run 1:
==> flow/design.v (excerpt) <==
module CRC(
input           clk,         
input           rst_n,       
input  [23:0]   Din,         
input           valid,       
input  [15:0]   size,        
output [14:0]   checksum,    
output          done         
);
For scale: about 59 I/O pins, ~1800 sq um of cells after synthesis.
make LEC_CHECK=0 CAP_MARGIN=10 CELL_PAD_IN_SITES_GLOBAL_PLACEMENT=0 CORE_MARGIN=7 CORE_UTILIZATION=40 CTS_CLUSTER_DIAMETER=239 CTS_CLUSTER_SIZE=47 GPL_ROUTABILITY_DRIVEN=0 GPL_TIMING_DRIVEN=1 HOLD_SLACK_MARGIN=0.1 MAX_ROUTING_LAYER=met4 PLACE_DENSITY=0.39 SLEW_MARGIN=0 finish   # period 5.5 ns
run.sh (not shown) runs the stock make flow with config.mk's settings and CLKGATE_MAP_FILE=.
Run 1 completed end to end with timing, DRC and antenna clean.
For run 2, these inputs were changed with respect to run 1:
- SLEW_MARGIN changed from 0 to 20
- MAX_ROUTING_LAYER removed (was met4)
- GPL_ROUTABILITY_DRIVEN removed (was 0)
- CELL_PAD_IN_SITES_GLOBAL_PLACEMENT removed (was 0)
- HOLD_SLACK_MARGIN removed (was 0.1)
- CTS_CLUSTER_SIZE removed (was 47)
- GPL_TIMING_DRIVEN removed (was 1)
- CAP_MARGIN changed from 10 to 20
- PLACE_DENSITY removed (was 0.39)
- CTS_CLUSTER_DIAMETER removed (was 239)
- CORE_MARGIN changed from 7 to 2
- the clock period (ns, I/O delays scaled along) changed from 5.5 to 4.47
==> comparison <==
- Run 2 vs run 1 — net switching component of the power climbed by more than 10%
- From run 1 to run 2 the numbers moved as follows: cell count ~0 delta; clock buffer instance count of the final layout ~0 delta; switching share of total power ~0 delta.
- There was hardly any difference in final hold violation count between run 1 and run 2.
- Maximum fanout encountered on the critical timing path: run 2 lower than run 1
Relative to run 2, the following input files were edited for run 3:
- ABC_AREA now 1, previously not set
- CTS_CLUSTER_DIAMETER now 29, previously not set
- SETUP_SLACK_MARGIN now 0.46, previously not set
- CAP_MARGIN now 5, was 20
- CORE_UTILIZATION now 70, was 40
- PLACE_DENSITY_LB_ADDON now 0.27, previously not set
- HOLD_SLACK_MARGIN now -0.09, previously not set
- CTS_CLUSTER_SIZE now 40, previously not set
- the clock period (ns, I/O delays scaled along) now 2.49, was 4.47
Notes after the runs:
The log for run 3 ends in 3_3_place_gp with error FLW-0024, so the run never completed.
Going from run 2 to run 3, floorplan row count fell by 6, vertical die dimension dropped 22%.
Going from run 2 to run 3, area of the core lost about 43%, area of the synthesized netlist per yosys stat increased by about 3.7% relative to the old numbers.
Setup changes, run 3 to run 4
- a deleted SETUP_SLACK_MARGIN that had been 0.46
- a change of CTS_CLUSTER_SIZE from 40 to 98
- a change of CTS_CLUSTER_DIAMETER from 29 to 383
- a change of CORE_UTILIZATION from 70 to 72
- a deleted HOLD_SLACK_MARGIN that had been -0.09
- a deleted PLACE_DENSITY_LB_ADDON that had been 0.27
- a change of CAP_MARGIN from 5 to 20
- a change of the clock period (ns, I/O delays scaled along) from 2.49 to 2.07
### Flow results
There was hardly any difference in async set-or-reset flop fraction in the synthesized netlist between run 3 and run 4.
Share of synthesized cell area in and-or and or-and compound cells: run 4 vs run 3 identical
Diff run 3..run 4 | area reported by Yosys stat | unchanged
Distinct cell type count of the synthesized netlist: run 3 vs run 4 identical
Comparing run 4 with run 3, the post-synthesis cell area came out essentially unchanged.
Run 3 has lower floorplan core density than run 4.
In the summary table, run 4 is marked failed, with error DPL-0038 raised in 5_1_grt.
Compared run 4 vs run 3, and total die area is down in run 4.
Inputs modified between run 4 and run 5:
- CORE_UTILIZATION changed from 72 to 35
- ABC_AREA removed (was 1)
- CORE_ASPECT_RATIO newly set to 0.5
- GPL_ROUTABILITY_DRIVEN newly set to 0
- TNS_END_PERCENT newly set to 10
- SETUP_SLACK_MARGIN newly set to -0.48
- HOLD_SLACK_MARGIN newly set to -0.08
- the clock period (ns, I/O delays scaled along) changed from 2.07 to 5.5
Notes after the runs:
Run 5: PASS, flow complete, no timing, DRC or antenna violations
Core area ended up about 100% higher on run 5 than on run 4.
For run 5, the main combinational cell family by area after synthesis was multiplexers, unlike run 4, where it was simple AND/OR/NAND/NOR gates.
On number of buffers inserted by post-CTS setup repair: run 5 sits below run 4.
Compound-cell area share of the yosys netlist delta for run 5 relative to run 4: 3.8 points lower
Going from run 4 to run 5, the die area was enlarged.
Run 4 → run 5: area after synthesis -3.5%, synthesized cell count lower, chip area estimate from yosys synthesis now smaller.
Re mean area per synthesized cell: run 4 and run 5 aren't equal, and the higher value belongs to run 5.
Going from run 4 to run 5, horizontal die dimension saw an increase, die height saw a decrease.
The following lists how run 6 was set up differently from run 5:
- changing SLEW_MARGIN from 20 to 25
- changing CORE_UTILIZATION from 35 to 42
- removing CTS_CLUSTER_DIAMETER (formerly 383)
- setting PLACE_DENSITY_LB_ADDON to 0.1 for the first time
- removing HOLD_SLACK_MARGIN (formerly -0.08)
- setting MAX_ROUTING_LAYER to met4 for the first time
- changing CTS_CLUSTER_SIZE from 98 to 46
- changing CORE_MARGIN from 2 to 7
- removing CORE_ASPECT_RATIO (formerly 0.5)
- removing SETUP_SLACK_MARGIN (formerly -0.48)
- removing TNS_END_PERCENT (formerly 10)
==> comparison <==
- Run 6 finished every stage and its layout cleared the timing, DRC and antenna checks.
- Run 6 ends up with a detailed placement HPWL that is about 7% higher than in run 5.
- From run 5 to run 6 the numbers moved as follows: total routed wirelength increased by about 4% relative to the old numbers, ratio of final minimum period to clock period went up, clock period minus final worst setup slack now larger, design area went down.
- The global routing usage on met3 of run 6 falls short of that of run 5 by 1.0 points.
- [diff] final worst hold slack, run 6 relative to run 5: regression
- Compare run 6 and run 5 | switching component of the power lower: run 5
- Run 6 and run 5 ended up with nearly the same clock tree skew after final layout.
- Compared with run 5, run 6 shows a lower number of buffers outside the clock class in the layout.

* * *

CRC again, from the RTL that the note above started with.
Settings: LEC_CHECK=0, ABC_AREA=1, CAP_MARGIN=20, CELL_PAD_IN_SITES_DETAIL_PLACEMENT=2, CELL_PAD_IN_SITES_GLOBAL_PLACEMENT=1, CORE_ASPECT_RATIO=0.59, CORE_MARGIN=7, CORE_UTILIZATION=19, CTS_CLUSTER_DIAMETER=163, CTS_CLUSTER_SIZE=38, GPL_TIMING_DRIVEN=0, HOLD_SLACK_MARGIN=0.3, MAX_ROUTING_LAYER=met5, MIN_ROUTING_LAYER=met2, PLACE_DENSITY_LB_ADDON=0.21, SETUP_SLACK_MARGIN=0.19, SLEW_MARGIN=40, TNS_END_PERCENT=80; clock period 3.76 ns.
The starting point ran to the end with no violations.
Edit:
CELL_PAD_IN_SITES_DETAIL_PLACEMENT = not set   (was 2)
CELL_PAD_IN_SITES_GLOBAL_PLACEMENT = 2   (was 1)
CORE_ASPECT_RATIO = not set   (was 0.59)
CORE_UTILIZATION = 42   (was 19)
CTS_CLUSTER_DIAMETER = not set   (was 163)
CTS_CLUSTER_SIZE = 46   (was 38)
GPL_ROUTABILITY_DRIVEN = 0   (was not set)
GPL_TIMING_DRIVEN = not set   (was 0)
HOLD_SLACK_MARGIN = not set   (was 0.3)
MAX_ROUTING_LAYER = met4   (was met5)
MIN_ROUTING_LAYER = not set   (was met2)
PLACE_DENSITY_LB_ADDON = 0.1   (was 0.21)
SETUP_SLACK_MARGIN = 0.96   (was 0.19)
SLEW_MARGIN = 25   (was 40)
TNS_END_PERCENT = not set   (was 80)
clock period = 5.5 ns   (was 3.76 ns; I/O delays follow)
Setup slack improves by 0.81 ns.
Die size falls by 50%.
Routed wire length went down by 37%.
Power decreases by 44%.
Register-to-register slack gains 1.7 ns.
Clock-buffer cell count climbs by 1.
Critical path depth is unchanged.
Final cell count fell by 23%.
Final area shrinks by 12%.
First-iteration DRC count drops by 49%.
Global-route usage decreases by 2.7 points.
Edit:
CELL_PAD_IN_SITES_GLOBAL_PLACEMENT = not set   (was 2)
CORE_MARGIN = 2   (was 7)
CORE_UTILIZATION = 72   (was 42)
CTS_CLUSTER_DIAMETER = 295   (was not set)
GPL_ROUTABILITY_DRIVEN = not set   (was 0)
MAX_ROUTING_LAYER = not set   (was met4)
SETUP_SLACK_MARGIN = 0.54   (was 0.96)
SLEW_MARGIN = 20   (was 25)
clock period = 1.86 ns   (was 5.5 ns; I/O delays follow)
Effect: With this change the flow never finished: it broke off in global placement on FLW-0024; area after synthesis does not change; die area drops by 54%; synthesized cell count does not change.
Edit:
ABC_AREA = not set   (was 1)
CORE_UTILIZATION = 40   (was 72)
CTS_CLUSTER_DIAMETER = not set   (was 295)
CTS_CLUSTER_SIZE = not set   (was 46)
PLACE_DENSITY_LB_ADDON = not set   (was 0.1)
SETUP_SLACK_MARGIN = not set   (was 0.54)
clock period = 5.5 ns   (was 1.86 ns; I/O delays follow)
=>
- Now the flow produced a clean layout
- die size climbs by well over a third
- synthesized cell count decreases by a quarter to a third
- area after synthesis fell by a few percent
Edit:
CORE_MARGIN = 7   (was 2)
CTS_CLUSTER_SIZE = 46   (was not set)
MAX_ROUTING_LAYER = met4   (was not set)
PLACE_DENSITY_LB_ADDON = 0.1   (was not set)
Setup slack improves by 0.056 ns.
Design area drops by about 0.34%.
Wire length rises by 7.7%.
Synthesized area stays the same.
Die area rose by 30%.
Sequential share of layout area hardly moves.

* * *

Starting RTL as in the previous note.
clock: 5.5 ns
lec_check: 0
cap_margin: 20
core_margin: 2
core_utilization: 35
cts_cluster_diameter: 383
cts_cluster_size: 98
gpl_routability_driven: 0
hold_slack_margin: -0.08
slew_margin: 20
tns_end_percent: 10
Rerun with:
==> flow/config.mk (replaced) <==
export PLATFORM = sky130hd
export DESIGN_NAME = CRC
export DESIGN_NICKNAME = CRC
export VERILOG_FILES = /design/flow/design.v
export SDC_FILE = /design/flow/constraint.sdc
export NUM_CORES = 4
export LEC_CHECK = 0
export ABC_AREA = 1
export CAP_MARGIN = 20
export CORE_MARGIN = 2
export CORE_UTILIZATION = 72
export PLACE_DENSITY_LB_ADDON = 0.28
export SLEW_MARGIN = 20
==> flow/constraint.sdc (replaced) <==
create_clock -name core_clock -period 2.82 [get_ports {clk}]
set_input_delay 0.5640 -clock core_clock [delete_from_list [all_inputs] [get_ports {clk}]]
set_output_delay 0.5640 -clock core_clock [all_outputs]
set_load 0.01 [all_outputs]
Outcome: The new run never finished: it broke off in global placement (3_3_place_gp); area after synthesis went up by 3.7%; die size went down by 47%; synthesized cell count went up by 42%.
Rerun with:
--- a/flow/config.mk
+++ b/flow/config.mk
@@ -7,7 +7,10 @@
 export LEC_CHECK = 0
-export ABC_AREA = 1
 export CAP_MARGIN = 20
-export CORE_MARGIN = 2
-export CORE_UTILIZATION = 72
-export PLACE_DENSITY_LB_ADDON = 0.28
+export CORE_ASPECT_RATIO = 0.5
+export CORE_MARGIN = 8
+export CORE_UTILIZATION = 65
+export CTS_CLUSTER_DIAMETER = 270
+export CTS_CLUSTER_SIZE = 99
+export GPL_ROUTABILITY_DRIVEN = 0
 export SLEW_MARGIN = 20
+export TNS_END_PERCENT = 15
==> flow/constraint.sdc (replaced) <==
create_clock -name core_clock -period 5.5 [get_ports {clk}]
set_input_delay 1.1000 -clock core_clock [delete_from_list [all_inputs] [get_ports {clk}]]
set_output_delay 1.1000 -clock core_clock [all_outputs]
set_load 0.01 [all_outputs]
What happened:
- This time the run ran to the end with no violations
- die area goes up by 59%
- synthesized cell count came out lower by 30%
- area after synthesis goes down by 3.5%
Rerun with:
==> flow/config.mk (replaced) <==
export PLATFORM = sky130hd
export DESIGN_NAME = CRC
export DESIGN_NICKNAME = CRC
export VERILOG_FILES = /design/flow/design.v
export SDC_FILE = /design/flow/constraint.sdc
export NUM_CORES = 4
export LEC_CHECK = 0
export CAP_MARGIN = 10
export CELL_PAD_IN_SITES_GLOBAL_PLACEMENT = 2
export CORE_MARGIN = 7
export CORE_UTILIZATION = 40
export CTS_CLUSTER_SIZE = 47
export GPL_ROUTABILITY_DRIVEN = 0
export GPL_TIMING_DRIVEN = 1
export HOLD_SLACK_MARGIN = 0.2
export PLACE_DENSITY = 0.39
export SLEW_MARGIN = 0
=>
- The changed run finished clean
- sequential cell count does not change
- global-route usage came out lower by 4.3 points
- total power decreases by 1.1%
- utilization drops by 33 points
- maximum frequency went down by 0.43%
- clock-buffer cell count is unchanged
- die area went up by 37%
- register-to-register slack is about the same
- worst setup slack got worse by 19 ps
- first-iteration DRC count drops by 57%
Power figures rest on the tool's default switching activity, not on a simulated workload.
